Setup of nickel:
==> flow/design.v (excerpt) <==
module array_mult_top (
    input             clk,
    input      [15:0] a,
    input      [15:0] b,
    output reg [31:0] p
);
Settings: LEC_CHECK=0, CAP_MARGIN=10, CELL_PAD_IN_SITES_DETAIL_PLACEMENT=2, CORE_ASPECT_RATIO=1.18, CORE_MARGIN=2, CORE_UTILIZATION=15, CTS_CLUSTER_DIAMETER=384, CTS_CLUSTER_SIZE=53, MAX_ROUTING_LAYER=met5, MIN_ROUTING_LAYER=met1, SLEW_MARGIN=15, TNS_END_PERCENT=10; clock period 25.9 ns.
run.sh (not shown) runs the stock make flow with config.mk's settings and CLKGATE_MAP_FILE=.
nickel: PASS, flow complete, no timing, DRC or antenna violations
Input changes introduced in ember (baseline for comparison: nickel):
- clearing CORE_ASPECT_RATIO, which used to be 1.18
- putting PLACE_DENSITY at 0.6 where nothing was set
- clearing MAX_ROUTING_LAYER, which used to be met5
- clearing CTS_CLUSTER_SIZE, which used to be 53
- swapping 10 for 20 in CAP_MARGIN
- clearing MIN_ROUTING_LAYER, which used to be met1
- clearing CELL_PAD_IN_SITES_DETAIL_PLACEMENT, which used to be 2
- clearing TNS_END_PERCENT, which used to be 10
- swapping 15 for 55 in CORE_UTILIZATION
- swapping 15 for 20 in SLEW_MARGIN
- clearing CTS_CLUSTER_DIAMETER, which used to be 384
- swapping 25.9 for 19.6 in the clock period (ns, I/O delays scaled along)
Results
- ember: done, clean on timing, DRC and antenna
- All-layer global routing usage in ember vs nickel: up 9.0 points
- nickel reports its top layer reached by signal wires as met5 while ember reports met4.
- Die size: ember is under nickel
- NOTE: final cell count in ember falls short of that of nickel
- ember: row count is 48 lower than what nickel reported.
- Run comparison: nickel launching element of the worst setup path a_q[1]$_DFF_P_; ember launching element of the worst setup path b_q[0]$_DFF_P_
Modified inputs, cedar compared to ember
- changing CORE_UTILIZATION from 55 to 66
- setting SETUP_SLACK_MARGIN to 1.6 for the first time
- removing PLACE_DENSITY (formerly 0.6)
- changing the clock period (ns, I/O delays scaled along) from 19.6 to 9.2
Results
Final worst-path cycle share, ember and cedar: larger value in cedar. Looking at clock buffer instance count of the final layout across ember and cedar, the one that comes out lower is ember. Sort ember and cedar by worst hold slack asc -> top: cedar. cedar finished every stage; the final checks, however, were not passed, the failures being negative setup slack. Summary of cedar over ember: total met3 wirelength after detailed routing shrank by 37 um, logic area grew by 2.6%, sequential share of cell area shrank by 0.20 points, y dimension of the die shrank by 8.4%. The lower total of plain and repair buffers excluding clock buffers of ember and cedar is in ember.


v6:
array_mult_top again, from the RTL that the note above started with.
==> flow/config.mk <==
export PLATFORM = sky130hd
export DESIGN_NAME = array_mult_top
export DESIGN_NICKNAME = array_mult_top
export VERILOG_FILES = /design/flow/design.v
export SDC_FILE = /design/flow/constraint.sdc
export NUM_CORES = 4
export LEC_CHECK = 0
export ABC_AREA = 1
export CAP_MARGIN = 20
export CORE_MARGIN = 2
export CORE_UTILIZATION = 71
export CTS_CLUSTER_DIAMETER = 206
export PLACE_DENSITY_LB_ADDON = 0.06
export SLEW_MARGIN = 20
==> flow/constraint.sdc <==
create_clock -name core_clock -period 16.1 [get_ports {clk}]
set_input_delay 3.2200 -clock core_clock [delete_from_list [all_inputs] [get_ports {clk}]]
set_output_delay 3.2200 -clock core_clock [all_outputs]
set_load 0.01 [all_outputs]
What the final checks of v6 revealed, after a flow that finished every stage, was a layout that fails on negative setup slack.
> inputs changed (v6 -> v49)
# v6
export LEC_CHECK = 0
export ABC_AREA = 1
export CAP_MARGIN = 20
export CORE_MARGIN = 2
export CORE_UTILIZATION = 71
export CTS_CLUSTER_DIAMETER = 206
export PLACE_DENSITY_LB_ADDON = 0.06
export SLEW_MARGIN = 20
create_clock -name core_clock -period 16.1 [get_ports {clk}]
# v49
export LEC_CHECK = 0
export ABC_AREA = 1
export CAP_MARGIN = 20
export CORE_MARGIN = 2
export CORE_UTILIZATION = 72
export PLACE_DENSITY = 0.6
export SLEW_MARGIN = 20
create_clock -name core_clock -period 18.9 [get_ports {clk}]
## What came out
In v49 the implementation ran to completion but is not tape-out ready, as the final checks report negative setup slack.
Between v49 and v6, the via-per-instance ratio does not differ in any meaningful way.
Worst hold slack: v49 lower than v6
Going from v6 to v49, global-route wire length before repair lower, wire length lower, cell area lower.
Modified inputs, v18 compared to v49
# v49
export LEC_CHECK = 0
export ABC_AREA = 1
export CAP_MARGIN = 20
export CORE_MARGIN = 2
export CORE_UTILIZATION = 72
export PLACE_DENSITY = 0.6
export SLEW_MARGIN = 20
create_clock -name core_clock -period 18.9 [get_ports {clk}]
# v18
export LEC_CHECK = 0
export CAP_MARGIN = 20
export CORE_MARGIN = 2
export CORE_UTILIZATION = 71
export CTS_CLUSTER_SIZE = 32
export SLEW_MARGIN = 20
create_clock -name core_clock -period 16.1 [get_ports {clk}]
In the reports for v18 and v49, the larger non-clock buffer count belongs to v18. Layout checks on v18: not met. Flow itself completed; violations: negative setup slack. The run showing the smaller period utilization is v49. [compare] base=v49 new=v18: peak clock frequency supported by timing increased about 0.34%. Delta(number of clock buffer instances in the layout, v18 - v49) < 0. Delta (v18 minus v49): total CTS buffers barely changed, number of distinct library cells after synthesis increased 2. Route | v18 vs v49 | wire shorter in v18.
What v41 does differently from v18 at the input level:
# v18
export LEC_CHECK = 0
export CAP_MARGIN = 20
export CORE_MARGIN = 2
export CORE_UTILIZATION = 71
export CTS_CLUSTER_SIZE = 32
export SLEW_MARGIN = 20
create_clock -name core_clock -period 16.1 [get_ports {clk}]
# v41
export LEC_CHECK = 0
export CAP_MARGIN = 20
export CORE_MARGIN = 2
export CORE_UTILIZATION = 72
export PLACE_DENSITY_LB_ADDON = 0.01
export SETUP_SLACK_MARGIN = 4.62
export SLEW_MARGIN = 20
export TNS_END_PERCENT = 40
create_clock -name core_clock -period 16.1 [get_ports {clk}]
Results
Global routing met2 resource utilization: v41 > v18
On area added between synthesis and finish, v41 tracks v18 almost exactly.
v41 vs v18: non-clock buffer count in the final layout up by a few percent
Summary — overall routing resource usage, v41 relative to v18: higher, by 2.0 points.
Against v18, v41 comes in 0.55 points higher on fraction of the cycle the final worst path needs.
Complete run, failing final checks: v41, reason negative setup slack.
[inputs] v37 vs v41
# v41
export LEC_CHECK = 0
export CAP_MARGIN = 20
export CORE_MARGIN = 2
export CORE_UTILIZATION = 72
export PLACE_DENSITY_LB_ADDON = 0.01
export SETUP_SLACK_MARGIN = 4.62
export SLEW_MARGIN = 20
export TNS_END_PERCENT = 40
create_clock -name core_clock -period 16.1 [get_ports {clk}]
# v37
export LEC_CHECK = 0
export ABC_AREA = 0
export CAP_MARGIN = 20
export CORE_MARGIN = 2
export CORE_UTILIZATION = 72
export PLACE_DENSITY = 0.38
export SLEW_MARGIN = 20
export TNS_END_PERCENT = 20
create_clock -name core_clock -period 10.9 [get_ports {clk}]
Results
Completing all stages was not enough for v37: its layout failed the final checks because of negative setup slack.
Re time the final worst path needs with I/O delays and setup: v37 is 0.030 ns down on v41.
Measured against each other, v41 and v37 differ in tally of clock buffers in the finished layout, the higher figure coming from v37.
On v37: total wire length is 1.9% higher than what v41 gave.
